Design bellmanford, start of the top module:
module bellmanford (reset, clock, GMAR1, GMDR1, GMAR2, GMDR2, IMAR, IMDR, WMAR1, WMAR2, WMDR1, WMDR2, WMWDR, WMWAR, WMWE, OMAR, OMDR, OMWAR, OMWDR, OMWE, NegCycle, Finish);
Size in the first run: about 2400 cells after synthesis, ~560 flip-flops, ~25000 µm² of cells after synthesis.
Settings: LEC_CHECK=0, CAP_MARGIN=20, CORE_MARGIN=2, CORE_UTILIZATION=54, CTS_CLUSTER_SIZE=30, SETUP_SLACK_MARGIN=-0.19, SLEW_MARGIN=20; clock period 2.37 ns.
run.sh (not shown) runs the stock make flow with config.mk's settings and CLKGATE_MAP_FILE=.
The first run never finished: it broke off in 3_2_place_iop.
Then changed:
Settings changed: CORE_UTILIZATION 54 to 40, CTS_CLUSTER_SIZE 30 to not set, SETUP_SLACK_MARGIN -0.19 to not set.
Clock period 2.37 ns to 2.38 ns, I/O delays scaled along.
Result: With this change the flow completed, yet does not pass: negative setup slack. Die size came out higher by about 34%. Synthesized cell count does not change. Area after synthesis is unchanged.
Then changed:
Clock period 2.38 ns to 5.0 ns, I/O delays scaled along.
=>
- The new run finished with timing, DRC and antenna clean
- wire length falls by 5.8%
- worst hold slack improved by 150 ps
- design area drops by 8.5%
- global-route usage goes down by 1.5 points
- combinational power came out lower by 61%
- clock skew drops by 48 ps
- total power goes down by 53%
Then changed:
Settings changed: CELL_PAD_IN_SITES_GLOBAL_PLACEMENT set to 3, CORE_ASPECT_RATIO set to 0.69, CORE_MARGIN 2 to 7, CTS_CLUSTER_SIZE set to 57, GPL_ROUTABILITY_DRIVEN set to 0, PLACE_DENSITY set to 0.61, SETUP_SLACK_MARGIN set to 1.25.
Result: The new run completed without violations; utilization stays flat; die size rises by about 8%; final area falls by about 0.9%; wire length rises by 3.9%; total power falls by 4.1%; first-iteration DRC count rises by about 8%; fmax rises by about 17%; sequential power stays flat.
Then changed:
Settings changed: CELL_PAD_IN_SITES_GLOBAL_PLACEMENT 3 to not set, CORE_ASPECT_RATIO 0.69 to not set, CORE_MARGIN 7 to 2, CTS_CLUSTER_SIZE 57 to not set, GPL_ROUTABILITY_DRIVEN 0 to not set, PLACE_DENSITY 0.61 to not set, SETUP_SLACK_MARGIN 1.25 to 0.65.
Clock period 5.0 ns to 2.37 ns, I/O delays scaled along.
What happened: The new run finished with negative setup slack left; design area went up by about 17%; worst hold slack degrades by 130 ps; setup slack degrades by 2200 ps; routed wire length went up by about 6%; global-route usage went up by 3.5 points; critical path depth stays the same; first-iteration DRC count went down by about 5%; clock-buffer cell count went up by 18; core utilization went up by 8.3 points; sequential cell count is unchanged; cell count went up by 9.5%.


rev 12:
bellmanford again, from the RTL that the note above started with.
## bellmanford
module bellmanford (reset, clock, GMAR1, GMDR1, GMAR2, GMDR2, IMAR, IMDR, WMAR1, WMAR2, WMDR1, WMDR2, WMWDR, WMWAR, WMWE, OMAR, OMDR, OMWAR, OMWDR, OMWE, NegCycle, Finish);
export LEC_CHECK = 0
export CAP_MARGIN = 20
export CORE_MARGIN = 2
export CORE_UTILIZATION = 57
export CTS_CLUSTER_SIZE = 29
export SLEW_MARGIN = 20
create_clock -name core_clock -period 3.43 [get_ports {clock}]
Rev 12 did not finish: a tool error stopped it during 3_2_place_iop.
Input-level comparison between rev 13 and rev 12:
# rev 12
export LEC_CHECK = 0
export CAP_MARGIN = 20
export CORE_MARGIN = 2
export CORE_UTILIZATION = 57
export CTS_CLUSTER_SIZE = 29
export SLEW_MARGIN = 20
create_clock -name core_clock -period 3.43 [get_ports {clock}]
# rev 13
export LEC_CHECK = 0
export CAP_MARGIN = 20
export CORE_MARGIN = 2
export CORE_UTILIZATION = 44
export SLEW_MARGIN = 20
create_clock -name core_clock -period 2.52 [get_ports {clock}]
Every stage of rev 13 finished as expected; the final checks, on the other hand, flagged setup timing, which means the layout fails.
Summary of rev 13 over rev 12: y dimension of the die grew by 14%, die size rose about 30%, netlist area before placement roughly the same, post-synthesis sequential area ratio stayed essentially flat.


Starting RTL as in the previous note.
Settings: LEC_CHECK=0, CAP_MARGIN=20, CORE_MARGIN=2, CORE_UTILIZATION=57, CTS_CLUSTER_SIZE=43, SLEW_MARGIN=20; clock period 2.37 ns.
The first run did not get past I/O pin placement (3_2_place_iop).
Then changed:
CORE_UTILIZATION = 56   (was 57)
CTS_CLUSTER_SIZE = 31   (was 43)
TNS_END_PERCENT = 5   (was default)
What happened: The changed run aborted during I/O pin placement (3_2_place_iop), error PPL-0024. Area after synthesis is unchanged. Synthesized cell count is unchanged. Die size goes up by 1.8%.
Then changed:
CORE_UTILIZATION = 57   (was 56)
CTS_CLUSTER_SIZE = default   (was 31)
TNS_END_PERCENT = default   (was 5)
- The new run aborted during I/O pin placement (3_2_place_iop)
- synthesized cell count stays the same
- area after synthesis stays the same
- die size went down by 1.7%
Then changed:
SETUP_SLACK_MARGIN = 0.65   (was default)
Result: The new run failed in I/O pin placement (3_2_place_iop), error PPL-0024. Synthesized area is unchanged. Synthesized cell count stays the same. Die size is unchanged.


Starting RTL as in the previous note.
Settings: LEC_CHECK=0, ABC_AREA=1, CAP_MARGIN=20, CELL_PAD_IN_SITES_DETAIL_PLACEMENT=1, CELL_PAD_IN_SITES_GLOBAL_PLACEMENT=3, CORE_ASPECT_RATIO=0.69, CORE_MARGIN=3, CORE_UTILIZATION=40, CTS_CLUSTER_SIZE=57, GPL_ROUTABILITY_DRIVEN=0, GPL_TIMING_DRIVEN=0, HOLD_SLACK_MARGIN=0.2, PLACE_DENSITY=0.61, SETUP_SLACK_MARGIN=1.25, SLEW_MARGIN=40; clock period 5.0 ns.
The starting point aborted during global placement (3_3_place_gp) on GPL-0301.
Next try:
Settings changed: ABC_AREA 1 to not set, CAP_MARGIN 20 to 30, CELL_PAD_IN_SITES_DETAIL_PLACEMENT 1 to not set, CELL_PAD_IN_SITES_GLOBAL_PLACEMENT 3 to not set, CORE_ASPECT_RATIO 0.69 to 1.09, CORE_MARGIN 3 to 5, CORE_UTILIZATION 40 to 35, CTS_CLUSTER_SIZE 57 to not set, GPL_TIMING_DRIVEN 0 to not set, HOLD_SLACK_MARGIN 0.2 to not set, PLACE_DENSITY 0.61 to not set, PLACE_DENSITY_LB_ADDON set to 0.16, SETUP_SLACK_MARGIN 1.25 to not set, SLEW_MARGIN 40 to 25, TNS_END_PERCENT set to 85.
Outcome: Now the flow passed the timing, DRC and antenna checks. Synthesized cell count falls by 24%. Synthesized area falls by 3.7%. Die size rises by 13%.


Setup of run a:
bellmanford again, from the RTL that the note above started with.
==> flow/config.mk <==
export PLATFORM = sky130hd
export DESIGN_NAME = bellmanford
export DESIGN_NICKNAME = bellmanford
export VERILOG_FILES = /design/flow/design.v
export SDC_FILE = /design/flow/constraint.sdc
export NUM_CORES = 4
export LEC_CHECK = 0
export CAP_MARGIN = 20
export CORE_ASPECT_RATIO = 1.09
export CORE_MARGIN = 6
export CORE_UTILIZATION = 72
export GPL_ROUTABILITY_DRIVEN = 0
export HOLD_SLACK_MARGIN = 0.23
export PLACE_DENSITY_LB_ADDON = 0.25
export SLEW_MARGIN = 25
export TNS_END_PERCENT = 85
==> flow/constraint.sdc <==
create_clock -name core_clock -period 5.0 [get_ports {clock}]
set_input_delay 1.0000 -clock core_clock [delete_from_list [all_inputs] [get_ports {clock}]]
set_output_delay 1.0000 -clock core_clock [all_outputs]
set_load 0.01 [all_outputs]
Run a: it failed with a tool error in 3_2_place_iop, so there are no final results.
Changes in run b relative to run a:
- changing CORE_UTILIZATION from 72 to 40
- changing CORE_ASPECT_RATIO from 1.09 to 0.69
- removing GPL_ROUTABILITY_DRIVEN (formerly 0)
- removing TNS_END_PERCENT (formerly 85)
- changing CORE_MARGIN from 6 to 7
- removing HOLD_SLACK_MARGIN (formerly 0.23)
- removing PLACE_DENSITY_LB_ADDON (formerly 0.25)
- changing SLEW_MARGIN from 25 to 20
Run b: PASS, flow complete, no timing, DRC or antenna violations
Comparing run a against run b, there is no change at all in number of distinct library cells after synthesis.
As far as cell area after synthesis goes, run b and run a are indistinguishable; the numbers are identical.
Relative to run a, number of placement rows increased by 7.1% in run b.
Diff run a -> run b | starting density of the core | decrease of 33 points
The die footprint of run b was inferior to that of run a.
What run a reported for core outline area has to be multiplied by 1.8 to get the figure for run b.
Measured against each other, run a and run b differ in die extent in y, the higher figure coming from run b.


## run 1
bellmanford again, from the RTL that the note above started with.
Settings: LEC_CHECK=0, CAP_MARGIN=20, CORE_MARGIN=2, CORE_UTILIZATION=59, CTS_CLUSTER_SIZE=14, SETUP_SLACK_MARGIN=0.64, SLEW_MARGIN=20; clock period 2.56 ns.
FAIL run 1 @ I/O pin placement (3_2_place_iop): tool exited with error
> inputs changed (run 1 -> run 2)
- removing CTS_CLUSTER_SIZE (formerly 14)
- removing SETUP_SLACK_MARGIN (formerly 0.64)
- changing CORE_UTILIZATION from 59 to 40
- changing the clock period (ns, I/O delays scaled along) from 2.56 to 4.27
## What came out
Changes observed in run 2 relative to run 1: number of register bits inferred by synthesis saw little to no change; number of placement rows now sits higher; area of the core shows an increase of 47%; parity-gate share of the synthesized area counting xor and xnor cells essentially unchanged. Y dimension of the die (run 2 vs. run 1) increases by more than 10%. Run 1 -> run 2: average cell area after synthesis delta 0, exact match. As far as synthesized chip area reported by yosys is concerned, run 1 and run 2 perform about the same. Comparing run 1 against run 2, there is no change at all in combined area of all synthesized cells. Run 2 ran to completion and came out clean on the timing, DRC and antenna checks. On die span in x: between run 1 and run 2, it ends up lower for run 1. Run 2 ends up with a die area that is 47% higher than in run 1. Compared with run 1, run 2 shows a initial core utilization that is 19 points lower.
Input changes introduced in run 3 (baseline for comparison: run 2):
- changing CORE_UTILIZATION from 40 to 59
- changing the clock period (ns, I/O delays scaled along) from 4.27 to 2.52
Notes after the runs:
Run 3 never completed, since it errored out during I/O pin placement (3_2_place_iop).
Comparing run 3 against run 2, there is no change at all in post-synthesis cell count.
As of run 3, width of the chip had fallen by more than 10% compared to run 2.
Summary of run 3 over run 2: row count decreased by about 18% relative to the old numbers; number of synthesized flops with an enable pin closely matched the old numbers.
Effective utilization at floorplan, run 2 and run 3, lower one = run 2.
Compared run 3 vs run 2, and die area is down in run 3.
Number of register bits inferred by synthesis: run 2 vs run 3 identical
Edits applied to the flow inputs when going from run 3 to run 4:
- swapping 59 for 63 in CORE_UTILIZATION
- swapping 2.52 for 3.41 in the clock period (ns, I/O delays scaled along)
## What came out
- In run 4, floorplan core area is lower than in run 3.
- Total number of placement rows was lower in the run labelled run 4.
- Run 3 never completed; the flow aborted with a tool error in I/O pin placement (3_2_place_iop).
- Run 4 | ERROR | I/O pin placement (3_2_place_iop)
- Run 4 — die span in x 3.2% lower, run 3 as reference
- The run showing the smaller starting utilization of the core area is run 3.
Relative to run 4, the following input files were edited for run 5:
- CORE_UTILIZATION now 40, was 63
- the clock period (ns, I/O delays scaled along) now 2.37, was 3.41
Findings:
- Nothing crashed in run 5 and all stages finished; the problem is that the final layout failed, the offending checks being setup timing.
- Compared with run 4, run 5 shows floorplan row count higher by 19.
- Reported for run 5 and run 4, synthesized area turned out identical to the last digit.
- Diff run 4 -> run 5 | width of the die | up by more than 10%
- Part of the Yosys area used for sequential elements: run 5 vs run 4 identical
- From run 4 to run 5, number of flops mapped to enable cells by yosys did not move at all.
- Total die area ends up higher on run 5.


exp/lagoon:
Starting RTL as in the previous note.
Settings: LEC_CHECK=0, CAP_MARGIN=20, CORE_MARGIN=2, CORE_UTILIZATION=31, SLEW_MARGIN=20; clock period 6.57 ns.
The inputs of exp/zinc differ from those of exp/lagoon as listed below.
- CORE_UTILIZATION changed from 31 to 56
- SETUP_SLACK_MARGIN newly set to 0.64
- the clock period (ns, I/O delays scaled along) changed from 6.57 to 2.37
Findings:
exp/zinc: it failed during 3_2_place_iop, and the tool reported PPL-0024.
Of exp/zinc and exp/lagoon, exp/lagoon shows the higher height of the die, with exp/zinc below it.
Re synthesized cell count: no difference whatsoever between exp/lagoon and exp/zinc.
exp/zinc -> exp/lagoon: chip area from the yosys synthesis statistics delta 0, exact match
The die used by exp/zinc is smaller than the one used by exp/lagoon.
The run showing the smaller total number of placement rows is exp/zinc.
exp/zinc against exp/lagoon: floorplan core area lower, post-synth tally of flip-flops with integrated enable roughly the same.
The following lists how exp/ember was set up differently from exp/zinc:
- SETUP_SLACK_MARGIN changed from 0.64 to -0.22
## What came out
Run status, exp/ember: aborted in 3_2_place_iop, error PPL-0024. Placeable core region came out exactly the same in exp/zinc and exp/ember. As far as number of cell rows goes, exp/zinc and exp/ember are indistinguishable; the numbers are identical. Between exp/ember and exp/zinc, the area after synthesis does not differ in any meaningful way. Die size came out exactly the same in exp/zinc and exp/ember. Re cell count after synthesis: no difference whatsoever between exp/ember and exp/zinc. Taking exp/zinc as the reference, in exp/ember chip area line of the yosys report has remained practically unchanged; die width did not really move; area share of xor/xnor cells in the synthesized design held; die extent in y shows no meaningful change.


== before ==
Starting RTL as in the previous note.
clock: 5.0 ns
lec_check: 0
cap_margin: 20
core_aspect_ratio: 1.88
core_margin: 2
core_utilization: 59
cts_cluster_diameter: 302
cts_cluster_size: 62
setup_slack_margin: 0.16
slew_margin: 20
tns_end_percent: 15
No final results exist for before, since it was stopped by error PPL-0024 during I/O pin placement (3_2_place_iop).
The inputs of after differ from those of before as listed below.
- a deleted CORE_ASPECT_RATIO that had been 1.88
- a change of SETUP_SLACK_MARGIN from 0.16 to 0.87
- a deleted TNS_END_PERCENT that had been 15
- a deleted CTS_CLUSTER_DIAMETER that had been 302
- a deleted CTS_CLUSTER_SIZE that had been 62
- a change of the clock period (ns, I/O delays scaled along) from 5.0 to 3.46
==> comparison <==
The log for after ends in I/O pin placement (3_2_place_iop) with error PPL-0024, so the run never completed. There was hardly any difference in floorplan core area between after and before. Compound-cell area share of the yosys netlist came out exactly the same in after and before. The area after synthesis was comparable across after and before. before → after: number of placement rows decreased 28, y dimension of the die has decreased, post-synthesis mux area share has remained practically unchanged, initial cell density of the core level. Die size delta (before -> after): insignificant.


try-yarrow:
bellmanford again, from the RTL that the note above started with.
Design bellmanford, start of the top module:
module bellmanford (reset, clock, GMAR1, GMDR1, GMAR2, GMDR2, IMAR, IMDR, WMAR1, WMAR2, WMDR1, WMDR2, WMWDR, WMWAR, WMWE, OMAR, OMDR, OMWAR, OMWDR, OMWE, NegCycle, Finish);
clock: 5.0 ns
lec_check: 0
cap_margin: 20
core_margin: 8
core_utilization: 56
gpl_routability_driven: 0
slew_margin: 20
tns_end_percent: 85
try-yarrow went all the way through the flow, and no timing, DRC or antenna check failed.
The inputs of try-garnet differ from those of try-yarrow as listed below.
- CORE_UTILIZATION now 40, was 56
Notes after the runs:
Of the two candidates, try-yarrow has the worse maximum ir drop on the vdd rail and try-garnet the better one. Looking at filler-free cell count of the finished design, try-garnet sits 8.0% above try-yarrow. Against try-yarrow, clock skew after layout in try-garnet came out worse. On core utilization of the finished layout: try-garnet sits below try-yarrow. Compared with try-yarrow, in try-garnet global-route usage went down; post-detailed-placement cell area went up. Post-layout worst setup margin: higher on try-garnet. Comparing try-yarrow and try-garnet, tightest hold margin is higher on try-garnet. Met1 routed wirelength after detailed routing | try-garnet above try-yarrow.


bellmanford again, from the RTL that the note above started with.
## bellmanford
module bellmanford (reset, clock, GMAR1, GMDR1, GMAR2, GMDR2, IMAR, IMDR, WMAR1, WMAR2, WMDR1, WMDR2, WMWDR, WMWAR, WMWE, OMAR, OMDR, OMWAR, OMWDR, OMWE, NegCycle, Finish);
==> flow/config.mk <==
export PLATFORM = sky130hd
export DESIGN_NAME = bellmanford
export DESIGN_NICKNAME = bellmanford
export VERILOG_FILES = /design/flow/design.v
export SDC_FILE = /design/flow/constraint.sdc
export NUM_CORES = 4
export LEC_CHECK = 0
export ABC_AREA = 1
export CAP_MARGIN = 20
export CORE_MARGIN = 2
export CORE_UTILIZATION = 69
export CTS_CLUSTER_DIAMETER = 241
export CTS_CLUSTER_SIZE = 98
export SETUP_SLACK_MARGIN = -0.23
export SLEW_MARGIN = 20
==> flow/constraint.sdc <==
create_clock -name core_clock -period 4.6 [get_ports {clock}]
set_input_delay 0.9200 -clock core_clock [delete_from_list [all_inputs] [get_ports {clock}]]
set_output_delay 0.9200 -clock core_clock [all_outputs]
set_load 0.01 [all_outputs]
The first run died in 3_2_place_iop (PPL-0024).
Then changed:
Settings changed: CORE_UTILIZATION 69 to 45, CTS_CLUSTER_DIAMETER 241 to not set, CTS_CLUSTER_SIZE 98 to not set, SETUP_SLACK_MARGIN -0.23 to not set.
Clock period 4.6 ns to 4.14 ns, I/O delays scaled along.
Now the flow produced a clean layout.
Area after synthesis does not change.
Die area rises by well over a third.
Synthesized cell count is unchanged.
Then changed:
Settings changed: ABC_AREA 1 to not set, CORE_UTILIZATION 45 to 35.
Clock period 4.14 ns to 4.27 ns, I/O delays scaled along.
- worst setup slack is worse by 0.13 ns
- clock-buffer cell count is higher by 14
- synthesized area is lower by 3.7%
- critical path depth is lower by 5
- design area is lower by 1.7%
- total power is higher by 1.6%
- sequential power is lower by about 2%
- sequential share of layout area is higher by 0.73 points
- worst hold slack is better by 0.0067 ns
Power is estimated from default activity; no workload was simulated.
